==> run P <==
==> flow/design.v <==
module ALU (
  input  logic [31:0] A, B,
  input  logic [3:0] ALUOp,
  output logic [31:0] Result,
  output logic Zero, Carry, Overflow, Negative
);
  logic [32:0] tmp;
  always_comb begin
    tmp = 33'd0;
    Carry = 0;
    Overflow = 0;
    case (ALUOp)
      4'b0000: begin  
        tmp = A + B;
        Result = tmp[31:0];
        Carry = tmp[32];
        Overflow = (~A[31] & ~B[31] & Result[31]) | (A[31] & B[31] & ~Result[31]);
      end
      4'b0001: begin  
        tmp = A - B;
        Result = tmp[31:0];
        Carry = tmp[32];
        Overflow = (A[31] & ~B[31] & ~Result[31]) | (~A[31] & B[31] & Result[31]);
      end
      4'b0010: Result = A & B;
      4'b0011: Result = A | B;
      4'b0100: Result = A ^ B;
      4'b0101: Result = ~A;
      4'b0110: Result = ~B;
      4'b0111: Result = A << B[4:0];
      4'b1000: Result = A >> B[4:0];
      4'b1001: Result = $signed(A) >>> B[4:0];
      default: Result = 32'd0;
    endcase
    Zero = (Result == 0);
    Negative = Result[31];
  end
endmodule
module ALUControl(
  input  logic [6:0] funct7,
  input  logic [2:0] funct3,
  input  logic [6:0] opcode,
  output logic [3:0] ALUOp
);
  always_comb begin
    case (opcode)
      7'b0110011: begin  
        case ({funct7, funct3})
          10'b0000000_000: ALUOp = 4'b0000;  
          10'b0100000_000: ALUOp = 4'b0001;  
          10'b0000000_111: ALUOp = 4'b0010;  
          10'b0000000_110: ALUOp = 4'b0011;  
          10'b0000000_100: ALUOp = 4'b0100;  
          10'b0000000_001: ALUOp = 4'b0111;  
          10'b0000000_101: ALUOp = 4'b1000;  
          10'b0100000_101: ALUOp = 4'b1001;  
          default: ALUOp = 4'b1111;
        endcase
      end
      default: ALUOp = 4'b1111;
    endcase
  end
endmodule
module InstructionDecoder(
  input  logic [31:0] instruction,
  output logic [6:0]  opcode,
  output logic [4:0]  rd,
  output logic [2:0]  funct3,
  output logic [4:0]  rs1,
  output logic [4:0]  rs2,
  output logic [6:0]  funct7
);
  assign opcode = instruction[6:0];
  assign rd     = instruction[11:7];
  assign funct3 = instruction[14:12];
  assign rs1    = instruction[19:15];
  assign rs2    = instruction[24:20];
  assign funct7 = instruction[31:25];
endmodule
module ALU_Pipeline(
  input  logic clk, rst,
  input  logic [31:0] A_in, B_in,
  input  logic [31:0] instr_in,
  output logic [31:0] Result_out,
  output logic Zero_out, Carry_out, Overflow_out, Negative_out
);
  logic [31:0] A_reg, B_reg;
  logic [3:0]  ALUOp;
  logic [31:0] instr_reg;
  logic [6:0] opcode, funct7;
  logic [4:0] rd, rs1, rs2;
  logic [2:0] funct3;
  logic [31:0] Result_comb;
  logic Zero_comb, Carry_comb, Overflow_comb, Negative_comb;
  always_ff @(posedge clk or posedge rst) begin
    if (rst) begin
      A_reg <= 0;
      B_reg <= 0;
      instr_reg <= 0;
    end else begin
      A_reg <= A_in;
      B_reg <= B_in;
      instr_reg <= instr_in;
    end
  end
  InstructionDecoder decoder (
    .instruction(instr_reg),
    .opcode(opcode),
    .rd(rd),
    .funct3(funct3),
    .rs1(rs1),
    .rs2(rs2),
    .funct7(funct7)
  );
  ALUControl control (
    .opcode(opcode),
    .funct3(funct3),
    .funct7(funct7),
    .ALUOp(ALUOp)
  );
  ALU alu_inst (
    .A(A_reg),
    .B(B_reg),
    .ALUOp(ALUOp),
    .Result(Result_comb),
    .Zero(Zero_comb),
    .Carry(Carry_comb),
    .Overflow(Overflow_comb),
    .Negative(Negative_comb)
  );
  always_ff @(posedge clk or posedge rst) begin
    if (rst) begin
      Result_out <= 0;
      Zero_out <= 0;
      Carry_out <= 0;
      Overflow_out <= 0;
      Negative_out <= 0;
    end else begin
      Result_out <= Result_comb;
      Zero_out <= Zero_comb;
      Carry_out <= Carry_comb;
      Overflow_out <= Overflow_comb;
      Negative_out <= Negative_comb;
    end
  end
endmodule
==> flow/run.sh <==
#!/bin/bash
# the make line also repeats each setting of config.mk as NAME=value (left out here)
make -C /OpenROAD-flow-scripts/flow DESIGN_CONFIG=/design/flow/config.mk WORK_HOME=/design/flow/orfs CLKGATE_MAP_FILE= finish
==> flow/config.mk <==
export PLATFORM = sky130hd
export DESIGN_NAME = ALU_Pipeline
export DESIGN_NICKNAME = ALU_Pipeline
export VERILOG_FILES = /design/flow/design.v
export SDC_FILE = /design/flow/constraint.sdc
export NUM_CORES = 4
export LEC_CHECK = 0
export ABC_AREA = 1
export CAP_MARGIN = 20
export CORE_ASPECT_RATIO = 1.13
export CORE_MARGIN = 2
export CORE_UTILIZATION = 40
export CTS_CLUSTER_DIAMETER = 70
export GPL_TIMING_DRIVEN = 0
export HOLD_SLACK_MARGIN = 0.16
export SLEW_MARGIN = 15
export TNS_END_PERCENT = 20
==> flow/constraint.sdc <==
create_clock -name core_clock -period 7.26 [get_ports {clk}]
set_input_delay 1.4520 -clock core_clock [delete_from_list [all_inputs] [get_ports {clk}]]
set_output_delay 1.4520 -clock core_clock [all_outputs]
set_load 0.01 [all_outputs]
==> run F: changes against run P <==
==> flow/config.mk (replaced) <==
export PLATFORM = sky130hd
export DESIGN_NAME = ALU_Pipeline
export DESIGN_NICKNAME = ALU_Pipeline
export VERILOG_FILES = /design/flow/design.v
export SDC_FILE = /design/flow/constraint.sdc
export NUM_CORES = 4
export LEC_CHECK = 0
export CAP_MARGIN = 30
export CELL_PAD_IN_SITES_DETAIL_PLACEMENT = 2
export CELL_PAD_IN_SITES_GLOBAL_PLACEMENT = 3
export CORE_MARGIN = 2
export CORE_UTILIZATION = 29
export CTS_CLUSTER_DIAMETER = 388
export MAX_ROUTING_LAYER = met4
export MIN_ROUTING_LAYER = met2
export SLEW_MARGIN = 20
==> flow/constraint.sdc (replaced) <==
create_clock -name core_clock -period 7.0 [get_ports {clk}]
set_input_delay 1.4000 -clock core_clock [delete_from_list [all_inputs] [get_ports {clk}]]
set_output_delay 1.4000 -clock core_clock [all_outputs]
set_load 0.01 [all_outputs]
==> run K: changes against run P <==
==> flow/config.mk (replaced) <==
export PLATFORM = sky130hd
export DESIGN_NAME = ALU_Pipeline
export DESIGN_NICKNAME = ALU_Pipeline
export VERILOG_FILES = /design/flow/design.v
export SDC_FILE = /design/flow/constraint.sdc
export NUM_CORES = 4
export LEC_CHECK = 0
export ABC_AREA = 1
export CAP_MARGIN = 20
export CORE_ASPECT_RATIO = 0.5
export CORE_MARGIN = 2
export CORE_UTILIZATION = 64
export CTS_CLUSTER_DIAMETER = 400
export CTS_CLUSTER_SIZE = 98
export PLACE_DENSITY = 0.38
export SETUP_SLACK_MARGIN = 0.93
export SLEW_MARGIN = 20
export TNS_END_PERCENT = 10
==> flow/constraint.sdc (replaced) <==
create_clock -name core_clock -period 3.98 [get_ports {clk}]
set_input_delay 0.7960 -clock core_clock [delete_from_list [all_inputs] [get_ports {clk}]]
set_output_delay 0.7960 -clock core_clock [all_outputs]
set_load 0.01 [all_outputs]
==> run D: changes against run P <==
==> flow/config.mk (replaced) <==
export PLATFORM = sky130hd
export DESIGN_NAME = ALU_Pipeline
export DESIGN_NICKNAME = ALU_Pipeline
export VERILOG_FILES = /design/flow/design.v
export SDC_FILE = /design/flow/constraint.sdc
export NUM_CORES = 4
export LEC_CHECK = 0
export CAP_MARGIN = 20
export CORE_MARGIN = 6
export CORE_UTILIZATION = 60
export CTS_CLUSTER_DIAMETER = 124
export CTS_CLUSTER_SIZE = 75
export GPL_ROUTABILITY_DRIVEN = 0
export MAX_ROUTING_LAYER = met4
export MIN_ROUTING_LAYER = met1
export PLACE_DENSITY = 0.36
export SLEW_MARGIN = 30
export TNS_END_PERCENT = 15
==> flow/constraint.sdc (replaced) <==
create_clock -name core_clock -period 8.49 [get_ports {clk}]
set_input_delay 1.6980 -clock core_clock [delete_from_list [all_inputs] [get_ports {clk}]]
set_output_delay 1.6980 -clock core_clock [all_outputs]
set_load 0.01 [all_outputs]
==> results <==
	run P	run F	run K	run D
Placer Congestion	1.11	1.06	1.21	-
Proportion of synthesized area in mux cells	0%	16.5%	0%	16.5%
Status	finished clean	finished clean	aborted with a tool error	finished clean
Last stage reached	-	-	global routing (5_1_grt)	-
Distinct lib cells	49	94	49	94
Final hold violation count	0	0	-	0
Final setup margin	2.25 ns	0.558 ns	-	2.30 ns
Die y size	214 um	219 um	114 um	162 um
Final cell area excluding filler cells	18000 um^2	15800 um^2	-	15100 um^2
Kind of end point of the critical path	flop	flop	-	flop
Post-synthesis cell type with the largest combined area	sky130_fd_sc_hd__nand2_1	sky130_fd_sc_hd__dfrtp_1	sky130_fd_sc_hd__nand2_1	sky130_fd_sc_hd__dfrtp_1
Adders+Majority by Area	8.15%	9.41%	8.15%	9.41%
Synth Net Count	2998	1825	2998	1825
Final worst clock skew	0.0199 ns	0.0148 ns	-	0.0267 ns
Overall routed net length	91.4 mm	78.7 mm	-	51.8 mm
